// master_top
module master_top#(
    parameter DATA_WIDTH = 32,
    parameter ADDR_WIDTH = 32,
    parameter BRAM_QUANTITY = 6,
    parameter INTERNAL_ADDR_RANGE = 128
)(
    input                           clk,
    input                           areset,
    input  logic [             3:0] awid_i,
    input  logic [ADDR_WIDTH - 1:0] awaddr_i,
    input  logic                    awvalid_i,
    output logic                    awready_o,
    input  logic [             3:0] wid_i,
    input  logic [DATA_WIDTH - 1:0] wdata_i,
    input  logic [             3:0] wstrb_i,
    input  logic                    wlast_i,
    input  logic                    wvalid_i,
    output logic                    wready_o,
    input  logic [             3:0] arid_i,
    input  logic [ADDR_WIDTH - 1:0] araddr_i,
    input  logic                    arvalid_i,
    output logic                    arready_o,
    output logic [             3:0] rid_o,
    output logic [DATA_WIDTH - 1:0] rdata_o,
    output logic                    rlast_o,
    output logic                    rvalid_o,
    input  logic                    rready_i,
    output logic [             3:0] bid_o,
    output logic [             1:0] bresp_o,
    output logic                    bvalid_o,
    input  logic                    bready_i,
    output logic [             3:0] m_awid_o,
    output logic [             7:0] m_awlen_o,
    output logic [             2:0] m_awsize_o,
    output logic [             1:0] m_awburst_o,
    output logic [ADDR_WIDTH - 1:0] m_awaddr_o,
    output logic                    m_awvalid_o,
    input  logic                    m_awready_i,
    output logic [             3:0] m_wid_o,
    output logic [DATA_WIDTH - 1:0] m_wdata_o,
    output logic [             3:0] m_wstrb_o,
    output logic                    m_wlast_o,
    output logic                    m_wvalid_o,
    input  logic                    m_wready_i,
    input  logic [             3:0] m_bid_i,
    input  logic [             1:0] m_bresp_i,
    input  logic                    m_bvalid_i,
    output logic                    m_bready_o
);
For scale: ~1700 cells after synthesis, roughly 19000 um^2 of cells after synthesis.
Settings: LEC_CHECK=0, CAP_MARGIN=20, CORE_MARGIN=2, CORE_UTILIZATION=34, PLACE_DENSITY=0.6, SLEW_MARGIN=20; clock period 10.2 ns.
run.sh (not shown) runs the stock make flow with config.mk's settings and CLKGATE_MAP_FILE=.
The starting point finished clean.
Rerun with:
CAP_MARGIN = 25   (was 20)
CORE_UTILIZATION = 40   (was 34)
GPL_TIMING_DRIVEN = 0   (was not set)
HOLD_SLACK_MARGIN = -0.03   (was not set)
MAX_ROUTING_LAYER = met4   (was not set)
PLACE_DENSITY = not set   (was 0.6)
clock period = 5.02 ns   (was 10.2 ns; I/O delays follow)
The new run ran to the end with no violations; total power increases by 100%; wire length increases by about 5.5%; combinational power increases by about 120%; design area increases by about 1.7%; worst setup slack is worse by 3600 ps; die size decreases by 15%.
Rerun with:
CAP_MARGIN = 20   (was 25)
CORE_UTILIZATION = 71   (was 40)
CTS_CLUSTER_SIZE = 29   (was not set)
GPL_TIMING_DRIVEN = not set   (was 0)
HOLD_SLACK_MARGIN = not set   (was -0.03)
MAX_ROUTING_LAYER = not set   (was met4)
PLACE_DENSITY = 0.65   (was not set)
clock period = 3.26 ns   (was 5.02 ns; I/O delays follow)
What happened: The new run finished but failed the layout checks on negative setup slack; die size decreases by 43%; first-iteration DRC count came out higher by about 50%; routed wire length rose by about 2.2%; worst hold slack got worse by 260 ps; cell count goes down by about 11%; clock power is higher by 50%; sequential power is higher by 55%; synthesized cell count stays the same; worst setup slack degrades by 1000 ps.
Rerun with:
CORE_UTILIZATION = 55   (was 71)
CTS_CLUSTER_SIZE = not set   (was 29)
PLACE_DENSITY = 0.6   (was 0.65)
clock period = 3.25 ns   (was 3.26 ns; I/O delays follow)
What happened: The changed run finished but failed the layout checks on negative setup slack. Count of clock-buffer cells in the layout came out higher by 10. Worst setup slack improved by 8.2 ps. Area after synthesis is unchanged. Synthesized cell count does not change. Sequential share of layout area goes down by 0.33 points. Total power shrinks slightly. Combinational power came out lower by a few percent.
Rerun with:
CELL_PAD_IN_SITES_GLOBAL_PLACEMENT = 1   (was not set)
CORE_UTILIZATION = 40   (was 55)
TNS_END_PERCENT = 65   (was not set)
clock period = 8.0 ns   (was 3.25 ns; I/O delays follow)
=> Now the flow finished with timing, DRC and antenna clean; via count fell by about 4.6%; synthesized area stays the same; hold slack gains 310 ps; clock skew rises by 3.1 ps; routed wire length grows by 7.0%; power shrinks by 58%; register-to-register slack gains 4200 ps; sequential power drops by 59%; clock-buffer cell count falls by 2; die size came out higher by about 37%; worst setup slack gets better by 2800 ps.

Starting RTL as in the previous note.
clock: 5.02 ns
lec_check: 0
cap_margin: 25
cell_pad_in_sites_global_placement: 3
core_margin: 2
core_utilization: 64
gpl_timing_driven: 0
hold_slack_margin: -0.03
max_routing_layer: met4
slew_margin: 20
tns_end_percent: 95
The starting point aborted during global placement without I/O (3_1_place_gp_skip_io) with GPL-0301.
Rerun with:
Settings changed: CAP_MARGIN 25 to 20, CELL_PAD_IN_SITES_GLOBAL_PLACEMENT 3 to unset, CORE_UTILIZATION 64 to 71, CTS_CLUSTER_SIZE set to 35, GPL_TIMING_DRIVEN 0 to unset, HOLD_SLACK_MARGIN -0.03 to unset, MAX_ROUTING_LAYER met4 to unset, PLACE_DENSITY set to 0.65, TNS_END_PERCENT 95 to unset.
Clock period 5.02 ns to 3.57 ns, I/O delays scaled along.
=> The new run completed and failed the layout checks on negative setup slack. Synthesized area does not change. Synthesized cell count does not change. Die area came out lower by about 10%.
Rerun with:
Settings changed: CORE_UTILIZATION 71 to 64, CTS_CLUSTER_SIZE 35 to unset, PLACE_DENSITY 0.65 to 0.6.
Clock period 3.57 ns to 5.86 ns, I/O delays scaled along.
Outcome: This time the run passed the timing, DRC and antenna checks. Flip-flop count stays the same. Die size goes up by 11%. Wire length came out lower by 10%. Global-route usage drops by 7.4 points. Hold slack gets better by 0.25 ns.
Rerun with:
Settings changed: CORE_UTILIZATION 64 to 40.
Result: Clock skew barely changes. Clock-buffer cell count went up by 5. Sequential share of layout area is lower by 1.0 points. Worst setup slack loses 0.10 ns.

Starting RTL as in the previous note.
Design master_top, start of the top module:
module master_top#(
    parameter DATA_WIDTH = 32,
    parameter ADDR_WIDTH = 32,
    parameter BRAM_QUANTITY = 6,
    parameter INTERNAL_ADDR_RANGE = 128
)(
    input                           clk,
    input                           areset,
    input  logic [             3:0] awid_i,
    input  logic [ADDR_WIDTH - 1:0] awaddr_i,
    input  logic                    awvalid_i,
    output logic                    awready_o,
    input  logic [             3:0] wid_i,
    input  logic [DATA_WIDTH - 1:0] wdata_i,
    input  logic [             3:0] wstrb_i,
    input  logic                    wlast_i,
    input  logic                    wvalid_i,
    output logic                    wready_o,
    input  logic [             3:0] arid_i,
    input  logic [ADDR_WIDTH - 1:0] araddr_i,
    input  logic                    arvalid_i,
    output logic                    arready_o,
    output logic [             3:0] rid_o,
    output logic [DATA_WIDTH - 1:0] rdata_o,
    output logic                    rlast_o,
    output logic                    rvalid_o,
    input  logic                    rready_i,
    output logic [             3:0] bid_o,
    output logic [             1:0] bresp_o,
    output logic                    bvalid_o,
    input  logic                    bready_i,
    output logic [             3:0] m_awid_o,
    output logic [             7:0] m_awlen_o,
    output logic [             2:0] m_awsize_o,
    output logic [             1:0] m_awburst_o,
    output logic [ADDR_WIDTH - 1:0] m_awaddr_o,
    output logic                    m_awvalid_o,
    input  logic                    m_awready_i,
    output logic [             3:0] m_wid_o,
    output logic [DATA_WIDTH - 1:0] m_wdata_o,
    output logic [             3:0] m_wstrb_o,
    output logic                    m_wlast_o,
    output logic                    m_wvalid_o,
    input  logic                    m_wready_i,
    input  logic [             3:0] m_bid_i,
    input  logic [             1:0] m_bresp_i,
    input  logic                    m_bvalid_i,
    output logic                    m_bready_o
);
make LEC_CHECK=0 ABC_AREA=1 CAP_MARGIN=5 CELL_PAD_IN_SITES_DETAIL_PLACEMENT=0 CORE_ASPECT_RATIO=0.87 CORE_MARGIN=3 CORE_UTILIZATION=71 CTS_CLUSTER_SIZE=73 GPL_ROUTABILITY_DRIVEN=1 MIN_ROUTING_LAYER=met1 SETUP_SLACK_MARGIN=-0.09 SLEW_MARGIN=20 TNS_END_PERCENT=100 finish   # period 1.73 ns
The baseline did not get past clock tree synthesis (4_1_cts).
Rerun with:
ABC_AREA = unset   (was 1)
CAP_MARGIN = 20   (was 5)
CELL_PAD_IN_SITES_DETAIL_PLACEMENT = unset   (was 0)
CORE_ASPECT_RATIO = unset   (was 0.87)
CORE_MARGIN = 2   (was 3)
CORE_UTILIZATION = 72   (was 71)
CTS_CLUSTER_SIZE = 36   (was 73)
GPL_ROUTABILITY_DRIVEN = unset   (was 1)
MIN_ROUTING_LAYER = unset   (was met1)
PLACE_DENSITY = 0.66   (was unset)
SETUP_SLACK_MARGIN = unset   (was -0.09)
TNS_END_PERCENT = unset   (was 100)
clock period = 3.25 ns   (was 1.73 ns; I/O delays follow)
Result: The changed run reached the layout checks and failed them: setup timing; die area drops by a few percent; synthesized cell count falls by a quarter to a third; area after synthesis went down slightly.

master_top again, from the RTL that the note above started with.
clock: 8.0 ns
lec_check: 0
abc_area: 0
cap_margin: 20
cell_pad_in_sites_detail_placement: 0
cell_pad_in_sites_global_placement: 3
core_aspect_ratio: 1.58
core_margin: 7
core_utilization: 40
gpl_routability_driven: 1
place_density: 0.9
slew_margin: 20
tns_end_percent: 65
The starting point completed without violations.
==> next run, changes <==
Settings changed: ABC_AREA 0 to not set, CELL_PAD_IN_SITES_DETAIL_PLACEMENT 0 to not set, CELL_PAD_IN_SITES_GLOBAL_PLACEMENT 3 to not set, CORE_ASPECT_RATIO 1.58 to not set, CORE_MARGIN 7 to 2, CORE_UTILIZATION 40 to 59, GPL_ROUTABILITY_DRIVEN 1 to not set, PLACE_DENSITY 0.9 to 0.6, TNS_END_PERCENT 65 to not set.
Clock period 8.0 ns to 3.25 ns, I/O delays scaled along.
Outcome: With this change the flow finished but failed the layout checks on negative setup slack. Sequential power increases by 150%. Flip-flop count does not change. Global-route usage came out higher by 10 points. Sequential share of layout area falls by 1.3 points. Wire length decreases by 8.2%.
==> next run, changes <==
Settings changed: CORE_UTILIZATION 59 to 72, CTS_CLUSTER_SIZE set to 29, PLACE_DENSITY 0.6 to 0.65, SETUP_SLACK_MARGIN set to -0.3.
Clock period 3.25 ns to 3.26 ns, I/O delays scaled along.
What happened:
- The changed run completed, yet does not pass: negative setup slack
- worst setup slack loses 84 ps
- cell count fell by a few percent
- global-route usage rose by 9.5 points
- sequential power goes up slightly
- total power is about the same
- sequential cell count is unchanged
- non-clock buffer count goes down by 10
- core utilization came out higher by 17 points
- area after synthesis stays the same
==> next run, changes <==
Settings changed: CORE_UTILIZATION 72 to 71, CTS_CLUSTER_DIAMETER set to 64, HOLD_SLACK_MARGIN set to -0.09, SETUP_SLACK_MARGIN -0.3 to 0.73.
Effect:
- Now the flow completed and failed the layout checks on negative hold slack, negative setup slack
- routed wire length goes up by about a fifth
- critical path depth climbs by 1
- setup slack is worse by 150 ps
- cell area climbs by a few percent
- sequential power stays flat
- clock skew fell by 7.7 ps
- sequential cell count stays the same
- total power is lower by a little under a tenth
- non-clock buffer count grows by 44
- worst hold slack degrades by 150 ps
- area after synthesis does not change
==> next run, changes <==
Settings changed: CORE_UTILIZATION 71 to 40, CTS_CLUSTER_DIAMETER 64 to not set, CTS_CLUSTER_SIZE 29 to not set, HOLD_SLACK_MARGIN -0.09 to not set, PLACE_DENSITY 0.65 to 0.6, SETUP_SLACK_MARGIN 0.73 to not set.
Clock period 3.26 ns to 8.0 ns, I/O delays scaled along.
=> The new run finished with timing, DRC and antenna clean; sequential power came out lower by 60%; area after synthesis does not change; global-route usage shrinks by 19 points; final area decreases by about 5%; cell count rose by 7.3%; total power decreases by about 56%; count of clock-buffer cells in the layout grows by 37; clock power is lower by 45%; hold slack improved by 400 ps; wire length is lower by 18%.

master_top again, from the RTL that the note above started with.
==> flow/config.mk <==
export PLATFORM = sky130hd
export DESIGN_NAME = master_top
export DESIGN_NICKNAME = master_top
export VERILOG_FILES = /design/flow/design.v
export SDC_FILE = /design/flow/constraint.sdc
export NUM_CORES = 4
export LEC_CHECK = 0
export ABC_AREA = 1
export CAP_MARGIN = 20
export CELL_PAD_IN_SITES_GLOBAL_PLACEMENT = 1
export CORE_MARGIN = 2
export CORE_UTILIZATION = 40
export GPL_ROUTABILITY_DRIVEN = 0
export PLACE_DENSITY = 0.46
export SLEW_MARGIN = 20
export TNS_END_PERCENT = 65
==> flow/constraint.sdc <==
create_clock -name core_clock -period 8.0 [get_ports {clk}]
set_input_delay 1.6000 -clock core_clock [delete_from_list [all_inputs] [get_ports {clk}]]
set_output_delay 1.6000 -clock core_clock [all_outputs]
set_load 0.01 [all_outputs]
The first run completed with no timing, DRC or antenna violations.
Rerun with:
- ABC_AREA: 1 -> default
- CELL_PAD_IN_SITES_GLOBAL_PLACEMENT: 1 -> default
- CORE_UTILIZATION: 40 -> 60
- GPL_ROUTABILITY_DRIVEN: 0 -> default
- PLACE_DENSITY: 0.46 -> default
- TNS_END_PERCENT: 65 -> default
- clock period: 8.0 -> 3.57 ns (I/O delays scaled with it)
With this change the flow completed, yet does not pass: setup timing.
Count of clock-buffer cells in the layout falls by 10.
Die size falls by 33%.
Combinational power rises by 17%.
Clock skew barely changes.
Core utilization rises by 25 points.
Flip-flop count does not change.
Rerun with:
- CORE_UTILIZATION: 60 -> 71
- CTS_CLUSTER_SIZE: default -> 35
- HOLD_SLACK_MARGIN: default -> -0.09
- PLACE_DENSITY: default -> 0.65
- SETUP_SLACK_MARGIN: default -> -0.3
- clock period: 3.57 -> 3.31 ns (I/O delays scaled with it)
Effect: The new run reached the layout checks and failed them: setup timing. Non-clock buffer count went up by 18. Cell area is about the same. Final cell count shrinks slightly. Setup slack is worse by 240 ps. Synthesized area does not change. Critical path depth came out higher by 1. Via count rose by a little under a tenth. Clock skew went up by 6.8 ps. Count of clock-buffer cells in the layout went down by 1.
Rerun with:
- CTS_CLUSTER_SIZE: 35 -> 29
- HOLD_SLACK_MARGIN: -0.09 -> default
- SETUP_SLACK_MARGIN: -0.3 -> 0.77
- TNS_END_PERCENT: default -> 5
- clock period: 3.31 -> 3.26 ns (I/O delays scaled with it)
The changed run produced a layout that fails on setup timing; sequential share of layout area is lower by 1.7 points; clock power increases by about 1%; combinational power increases by about 8%; non-clock buffer count rose by 27; via count grows by 5.0%; first-iteration DRC count rose by 16%; cell area came out higher by 4.2%.

master_top again, from the RTL that the note above started with.
make LEC_CHECK=0 CAP_MARGIN=20 CELL_PAD_IN_SITES_DETAIL_PLACEMENT=0 CORE_ASPECT_RATIO=1.21 CORE_MARGIN=2 CORE_UTILIZATION=61 CTS_CLUSTER_SIZE=40 GPL_ROUTABILITY_DRIVEN=1 MIN_ROUTING_LAYER=met1 PLACE_DENSITY_LB_ADDON=0.12 SETUP_SLACK_MARGIN=0.17 SLEW_MARGIN=20 TNS_END_PERCENT=85 finish   # period 3.28 ns
The starting point completed, yet does not pass: setup timing.
Next try:
CORE_ASPECT_RATIO = 0.94   (was 1.21)
CORE_UTILIZATION = 72   (was 61)
HOLD_SLACK_MARGIN = -0.08   (was unset)
PLACE_DENSITY = 0.65   (was unset)
PLACE_DENSITY_LB_ADDON = unset   (was 0.12)
SETUP_SLACK_MARGIN = -0.31   (was 0.17)
TNS_END_PERCENT = 5   (was 85)
Outcome: The new run completed and failed the layout checks on setup timing. Power came out higher by a few percent. Clock skew went up by 0.013 ns. Die size falls by about a fifth. Design area stays flat. Global-route usage came out higher by 11 points. Setup slack gains 0.26 ns. Hold slack loses 0.031 ns. First-iteration DRC count rises by well over a third. Cell count falls slightly. Register-to-register slack improves by 0.43 ns.
Power is estimated from default activity; no workload was simulated.
